pepper:
Design logarithm, start of the top module:
module logarithm #(
	parameter n = 16,
	parameter m = 24,
	parameter k = 5 ,
	parameter p = 24
) (
	input        clk  ,  
	input        reset,  
	input        start,
	input  [0:n] x    ,
	output [1:p] y    ,
	output reg   done
);
Size in the first run: roughly 62 flip-flops, roughly 0.020 sq mm of cells after synthesis.
clock: 8.03 ns
lec_check: 0
cap_margin: 20
core_margin: 2
core_utilization: 72
place_density_lb_addon: 0.0
setup_slack_margin: 1.63
slew_margin: 20
run.sh (not shown) runs the stock make flow with config.mk's settings and CLKGATE_MAP_FILE=.
The following lists how willow was set up differently from pepper:
- SETUP_SLACK_MARGIN removed (was 1.63)
- CAP_MARGIN changed from 20 to 40
- the clock period (ns, I/O delays scaled along) changed from 8.03 to 6.93
Results
- In willow the implementation completed, yet the final layout does not meet the checks, the culprit being setup timing.
- Hold slack is lower on pepper
- Summary of willow over pepper: critical path depth went up by about 17%; final-report setup violation count went up by 6.
- [willow] aggregate global-route resource usage rose 1.4 points relative to pepper
- Summary of willow over pepper: ratio of final minimum period to clock period up 17 points; multi-input gate share of total cell area moved down; final worst-path setup slack has decreased; met1 track demand over resource in global routing has increased.
- willow vs pepper, source of the critical timing path: z[14]$_DFFE_PN0P_ vs z[12]$_DFFE_PN0P_
- Min post-detailed-route via-to-cell ratio across pepper and willow: willow
Inputs modified between willow and cedar:
- swapping 40 for 20 in CAP_MARGIN
- putting ABC_AREA at 1 where nothing was set
- clearing PLACE_DENSITY_LB_ADDON, which used to be 0.0
- swapping 6.93 for 7.3 in the clock period (ns, I/O delays scaled along)
==> results <==
- cedar completed every stage of the flow, and the final layout passed the timing, DRC and antenna checks.
- Diff willow -> cedar: x dimension of the die shows an increase of 3.7%; met2 demand-to-capacity share in global routing shows a reduction of 2.3 points; final cycle utilization of the critical path shows a reduction of 8.8 points.
- Sequential share of layout area delta for cedar relative to willow: 0.29 points higher
- Per the comparison of cedar with willow, average wire per cell in the routed design lower; via count higher.
- Lower final-layout fill cell count was reported by willow, not cedar.
- Run comparison: willow library cell contributing the largest single delay on the critical path sky130_fd_sc_hd__fa_1; cedar library cell contributing the largest single delay on the critical path sky130_fd_sc_hd__dfrtp_1
Changes in fjord relative to cedar:
- SETUP_SLACK_MARGIN now 0.66, previously not set
- CORE_UTILIZATION now 45, was 72
- CTS_CLUSTER_DIAMETER now 372, previously not set
- the clock period (ns, I/O delays scaled along) now 5.72, was 7.3
## What came out
- The final layout from cedar, which completed every stage, passed the timing, DRC and antenna checks at the end of the flow.
- Ran to the end and failed final checks on setup timing: fjord.
- Run comparison: fjord slowest cell on the critical path sky130_fd_sc_hd__fa_1; cedar slowest cell on the critical path sky130_fd_sc_hd__dfrtp_1
- Sort cedar and fjord by actual transition at the worst max-transition pin, descending, and fjord comes first.
- Die area: fjord vs cedar up 58%
- Compared fjord vs cedar, and final-layout worst hold slack is up in fjord.
diff inputs: fjord => yarrow
- removing SETUP_SLACK_MARGIN (formerly 0.66)
- removing CTS_CLUSTER_DIAMETER (formerly 372)
- removing ABC_AREA (formerly 1)
- changing CORE_UTILIZATION from 45 to 40
- changing the clock period (ns, I/O delays scaled along) from 5.72 to 8.17
--- outcome ---
yarrow went all the way through the flow, and no timing, DRC or antenna check failed.
In fjord the implementation completed, yet the final layout does not meet the checks, the culprit being setup timing.
yarrow ended with more wire length per cell than fjord.
yarrow leaves more setup margin than fjord.
The wire length in fjord is 1.19 times that in yarrow.
Relative to fjord, the count of multi-input gates measured on yarrow has decreased by more than 10%.
Measured against each other, yarrow and fjord differ in worst hold margin, the higher figure coming from yarrow.
Sort yarrow and fjord by share of cell area taken by multi-input logic gates asc -> top: fjord
In the metrics for yarrow and fjord, the one carrying the higher standard cell area after detailed placement is fjord.

* * *

logarithm again, from the RTL that the note above started with.
Settings: LEC_CHECK=0, CAP_MARGIN=0, CORE_MARGIN=2, CORE_UTILIZATION=72, CTS_CLUSTER_DIAMETER=29, CTS_CLUSTER_SIZE=72, PLACE_DENSITY_LB_ADDON=0.0, SETUP_SLACK_MARGIN=1.9, SLEW_MARGIN=20, TNS_END_PERCENT=40; clock period 7.75 ns.
The starting point finished with timing, DRC and antenna clean.
Rerun with:
==> flow/config.mk (replaced) <==
export PLATFORM = sky130hd
export DESIGN_NAME = logarithm
export DESIGN_NICKNAME = logarithm
export VERILOG_FILES = /design/flow/design.v
export SDC_FILE = /design/flow/constraint.sdc
export NUM_CORES = 4
export LEC_CHECK = 0
export CAP_MARGIN = 20
export CORE_MARGIN = 2
export CORE_UTILIZATION = 72
export CTS_CLUSTER_SIZE = 82
export PLACE_DENSITY_LB_ADDON = 0.0
export SETUP_SLACK_MARGIN = 2.06
export SLEW_MARGIN = 20
export TNS_END_PERCENT = 35
==> flow/constraint.sdc (replaced) <==
create_clock -name core_clock -period 7.02 [get_ports {clk}]
set_input_delay 1.4040 -clock core_clock [delete_from_list [all_inputs] [get_ports {clk}]]
set_output_delay 1.4040 -clock core_clock [all_outputs]
set_load 0.01 [all_outputs]
After rerunning: This time the run completed and failed the layout checks on setup timing. Worst hold slack is better by 48 ps. Final cell count went up by 3.2%. Via count went up by 3.8%. Clock-buffer cell count went up by 2. Wire length went up by 8.3%. Maximum frequency went down by 6.1%. Design area went up by 3.8%. Synthesized cell count is unchanged. Worst setup slack is worse by 1200 ps.
Rerun with:
--- a/flow/config.mk
+++ b/flow/config.mk
@@ -9,7 +9,3 @@
 export CORE_MARGIN = 2
-export CORE_UTILIZATION = 72
-export CTS_CLUSTER_SIZE = 82
-export PLACE_DENSITY_LB_ADDON = 0.0
-export SETUP_SLACK_MARGIN = 2.06
+export CORE_UTILIZATION = 64
 export SLEW_MARGIN = 20
-export TNS_END_PERCENT = 35
==> flow/constraint.sdc (replaced) <==
create_clock -name core_clock -period 8.17 [get_ports {clk}]
set_input_delay 1.6340 -clock core_clock [delete_from_list [all_inputs] [get_ports {clk}]]
set_output_delay 1.6340 -clock core_clock [all_outputs]
set_load 0.01 [all_outputs]
Outcome: This time the run produced a clean layout. Critical path depth came out lower by 2. Cell count falls by 5.1%. Sequential share of layout area increases by 0.51 points. Global-route usage drops by 9.2 points. Die area rises by 12%.
Rerun with:
--- a/flow/config.mk
+++ b/flow/config.mk
@@ -9,3 +9,5 @@
 export CORE_MARGIN = 2
-export CORE_UTILIZATION = 64
+export CORE_UTILIZATION = 60
+export CTS_CLUSTER_SIZE = 34
+export MIN_ROUTING_LAYER = met2
 export SLEW_MARGIN = 20
==> flow/constraint.sdc (replaced) <==
create_clock -name core_clock -period 9.0 [get_ports {clk}]
set_input_delay 1.8000 -clock core_clock [delete_from_list [all_inputs] [get_ports {clk}]]
set_output_delay 1.8000 -clock core_clock [all_outputs]
set_load 0.01 [all_outputs]
After rerunning: Setup slack is better by 540 ps. Non-clock buffer count came out lower by 15. Clock skew is about the same. Via count climbs by 35%. Final cell count increases by 1.5%. Maximum frequency went down by about 3.5%. Worst hold slack loses 10 ps.

* * *

The RTL this note starts from:
==> flow/design.v <==
module logarithm #(
	parameter n = 16,
	parameter m = 24,
	parameter k = 5 ,
	parameter p = 24
) (
	input        clk  ,  
	input        reset,  
	input        start,
	input  [0:n] x    ,
	output [1:p] y    ,
	output reg   done
);
	reg [2:0] current_state;
	reg [2:0] next_state   ;
	wire      z_gt2        ;
	wire      i_positive   ;
	reg [2:0] sel_z        ;
	reg       load_z       ;
	reg       sel_i        ;
	reg       load_i       ;
	reg       shift_y      ;
	reg  [  m+1:0] z           ;
	wire [  m+1:0] trunc_square;
	wire [  m+1:0] trunc_div   ;
	wire [  m+1:0] z_input     ;
	reg  [  k-1:0] i           ;
	wire [  k-1:0] i_input     ;
	wire [  k-1:0] i_minus_1   ;
	reg  [    1:p] yy          ;
	wire [    m:0] mult_in     ;
	wire [2*m+1:0] mult_out    ;
	assign z_input = (sel_z == 2'd00) ?  {1'b0, x, {(m-n){1'd0}}} :
	(sel_z == 2'd01) ? 	trunc_square :
	trunc_div;
	assign mult_in     = z[m:0];
	assign mult_out     = mult_in * mult_in;
	assign trunc_square = mult_out[2*m+1:m];
	assign trunc_div    = {1'd0, z[m+1:1]};
	always @(posedge clk or negedge reset) begin : proc_z
		if(~reset) begin
			z <= 0;
		end else begin
			if (load_z == 1'b1)
				z <= z_input;
		end
	end
	assign i_input = sel_i ? i_minus_1 : p;
	assign i_minus_1 = i - 1;
	wire [15:0] binary_p = p;
	always @(posedge clk or negedge reset) begin : proc_i
		if(~reset) begin
			i <= 0;
		end else begin
			if (load_i == 1'b1)
				i <= i_input;
		end
	end
	always @(posedge clk or negedge reset) begin : proc_yy
		if(~reset) begin
			yy <= 0;
		end else begin
			if (shift_y == 1'b1)
				yy <= {yy[2:p], z[m+1]};
		end
	end
	always @(posedge clk or negedge reset) begin : proc_current_state
		if(~reset) begin
			current_state <= 0;
		end else begin
			current_state <= next_state;
		end
	end
	assign i_positive = i ? 1 : 0;
	assign z_gt2 = z[m+1];
	assign y = yy;
	always @(*) begin
		next_state = current_state;
		case (current_state)
			3'd0 : begin
				if (~start)
					next_state = 3'd1;
			end
			3'd1 : begin
				if (start)
					next_state = 3'd2;
			end
			3'd2 : begin
				next_state = 3'd3;
			end
			3'd3 : begin
				next_state = 3'd4;
			end
			3'd4 : begin
				if (z_gt2)
					next_state = 3'd5;
				else
					next_state = 3'd6;
			end
			3'd5 : begin
				next_state = 3'd6;
			end
			3'd6 : begin
				if (i_positive)
					next_state = 3'd3;
				else
					next_state = 3'd0;
			end
			default : next_state = 3'd0;
		endcase
	end
	always @(*) begin
		case (current_state)
			3'd0, 3'd1: begin
				sel_z   = 2'b00;
				load_z  = 1'b0;
				sel_i   = 1'b0;
				load_i  = 1'b0;
				shift_y = 1'b0;
				done    = 1'b1;
			end
			3'd2 : begin
				sel_z   = 2'b00;
				load_z  = 1'b1;
				sel_i   = 1'b0;
				load_i  = 1'b1;
				shift_y = 1'b0;
				done    = 1'b0;
			end
			3'd3 : begin
				sel_z   = 2'b01;
				load_z  = 1'b1;
				sel_i   = 1'b1;
				load_i  = 1'b1;
				shift_y = 1'b0;
				done    = 1'b0;
			end
			3'd4 : begin
				sel_z   = 2'b00;
				load_z  = 1'b0;
				sel_i   = 1'b0;
				load_i  = 1'b0;
				shift_y = 1'b1;
				done    = 1'b0;
			end
			3'd5 : begin
				sel_z   = 2'b10;
				load_z  = 1'b1;
				sel_i   = 1'b0;
				load_i  = 1'b0;
				shift_y = 1'b0;
				done    = 1'b0;
			end
			3'd6 : begin
				sel_z   = 2'b00;
				load_z  = 1'b0;
				sel_i   = 1'b0;
				load_i  = 1'b0;
				shift_y = 1'b0;
				done    = 1'b0;
			end
			default : begin
				sel_z   = 2'b00;
				load_z  = 1'b0;
				sel_i   = 1'b0;
				load_i  = 1'b0;
				shift_y = 1'b0;
				done    = 1'b0;
			end
		endcase
	end
endmodule
==> flow/config.mk <==
export PLATFORM = sky130hd
export DESIGN_NAME = logarithm
export DESIGN_NICKNAME = logarithm
export VERILOG_FILES = /design/flow/design.v
export SDC_FILE = /design/flow/constraint.sdc
export NUM_CORES = 4
export LEC_CHECK = 0
export ABC_AREA = 1
export CAP_MARGIN = 20
export CORE_MARGIN = 2
export CORE_UTILIZATION = 52
export CTS_CLUSTER_DIAMETER = 372
export CTS_CLUSTER_SIZE = 98
export PLACE_DENSITY = 0.35
export SETUP_SLACK_MARGIN = 0.66
export SLEW_MARGIN = 20
==> flow/constraint.sdc <==
create_clock -name core_clock -period 5.72 [get_ports {clk}]
set_input_delay 1.1440 -clock core_clock [delete_from_list [all_inputs] [get_ports {clk}]]
set_output_delay 1.1440 -clock core_clock [all_outputs]
set_load 0.01 [all_outputs]
The first run finished with setup timing left.
Change:
Settings changed: CORE_UTILIZATION 52 to 55, PLACE_DENSITY 0.35 to default, TNS_END_PERCENT from default to 10.
Outcome: The changed run completed, yet does not pass: setup timing; global-route usage came out higher by 1.4 points; cell count fell by 1.9%; cell area falls by 3.4%; critical path depth is lower by 4; worst hold slack is better by 0.014 ns; via count falls by 0.41%.
Change:
Settings changed: ABC_AREA 1 to default, CORE_UTILIZATION 55 to 40, CTS_CLUSTER_DIAMETER 372 to default, CTS_CLUSTER_SIZE 98 to default, SETUP_SLACK_MARGIN 0.66 to default, TNS_END_PERCENT 10 to default.
Clock period 5.72 ns to 9.0 ns, I/O delays scaled along.
=> With this change the flow ran to the end with no violations. Die area rose by a quarter to a third. Clock-buffer cell count fell by 1. Design area came out lower by about a fifth. Via count drops by about a fifth. Worst hold slack degrades by 0.0086 ns. Setup slack improved by 1.5 ns. Wire length shrinks by about a fifth. Clock skew is lower by 0.0040 ns. Global-route usage decreases by 10 points. Non-clock buffer count drops by 274.
Change:
Settings changed: ABC_AREA from default to 1, CORE_UTILIZATION 40 to 69, CTS_CLUSTER_DIAMETER from default to 160, CTS_CLUSTER_SIZE from default to 100, HOLD_SLACK_MARGIN from default to 0.26, TNS_END_PERCENT from default to 5.
Outcome: Routed wire length grows by 9.2%; final area went up by 4.9%; final cell count increases by 11%; worst hold slack improved by 0.0033 ns; flip-flop count is unchanged.
Change:
Settings changed: CELL_PAD_IN_SITES_GLOBAL_PLACEMENT from default to 2, CORE_UTILIZATION 69 to 40, CTS_CLUSTER_DIAMETER 160 to 342, CTS_CLUSTER_SIZE 100 to 99, HOLD_SLACK_MARGIN 0.26 to default, TNS_END_PERCENT 5 to default.
Global-route usage shrinks by 13 points.
Sequential cell count is unchanged.
Design area came out higher slightly.
Final cell count rises by roughly a tenth.
Core utilization falls by 31 points.
Change:
Settings changed: PLACE_DENSITY_LB_ADDON from default to 0.3, SETUP_SLACK_MARGIN from default to 2.68, TNS_END_PERCENT from default to 10.
Effect:
- The new run went through all stages and came out clean
- via count increases by a few percent
- setup slack is better by 0.88 ns
- hold slack stays flat
- design area increases by a little under a tenth
- synthesized cell count is unchanged
- routed wire length increases slightly
- critical path depth increases by 1
- utilization increases by 3.7 points
- count of clock-buffer cells in the layout is unchanged

* * *

the previous run:
Starts from the design.v that is shown in full above.
clock: 7.71 ns
lec_check: 0
cap_margin: 20
core_margin: 2
core_utilization: 72
cts_cluster_size: 82
place_density_lb_addon: 0.0
setup_slack_margin: 2.26
slew_margin: 20
tns_end_percent: 70
Both conditions hold for the previous run: the flow ran to the end and the final layout passed the timing, DRC and antenna checks.
Here is what was changed in the inputs of the current run compared with the previous run.
- removing TNS_END_PERCENT (formerly 70)
- removing CTS_CLUSTER_SIZE (formerly 82)
- removing SETUP_SLACK_MARGIN (formerly 2.26)
- changing the clock period (ns, I/O delays scaled along) from 7.71 to 7.02
[summary]
From the logs: the current run reached the end of the flow and failed the layout checks with negative setup slack. Number of global-route vias before repair | the current run above the previous run. Delta (the current run minus the previous run): first-iteration DRC count moved up; worst slack at placement lower; post-layout instance area shows an increase of about 0.6%. [compare] base=the previous run new=the current run: routed wire length went up by about 2%; total core area was more or less identical; fraction of met1 tracks used by global routing went up by 4.1 points; post-synthesis cell count was more or less identical; number of antenna violations at the first check in global routing went up by 1. The data-path buffer share of cell area in the final layout reported for the current run is greater than that of the previous run by 1.8 points. Looking at slack of the critical path, the current run sits 0.69 ns below the previous run.
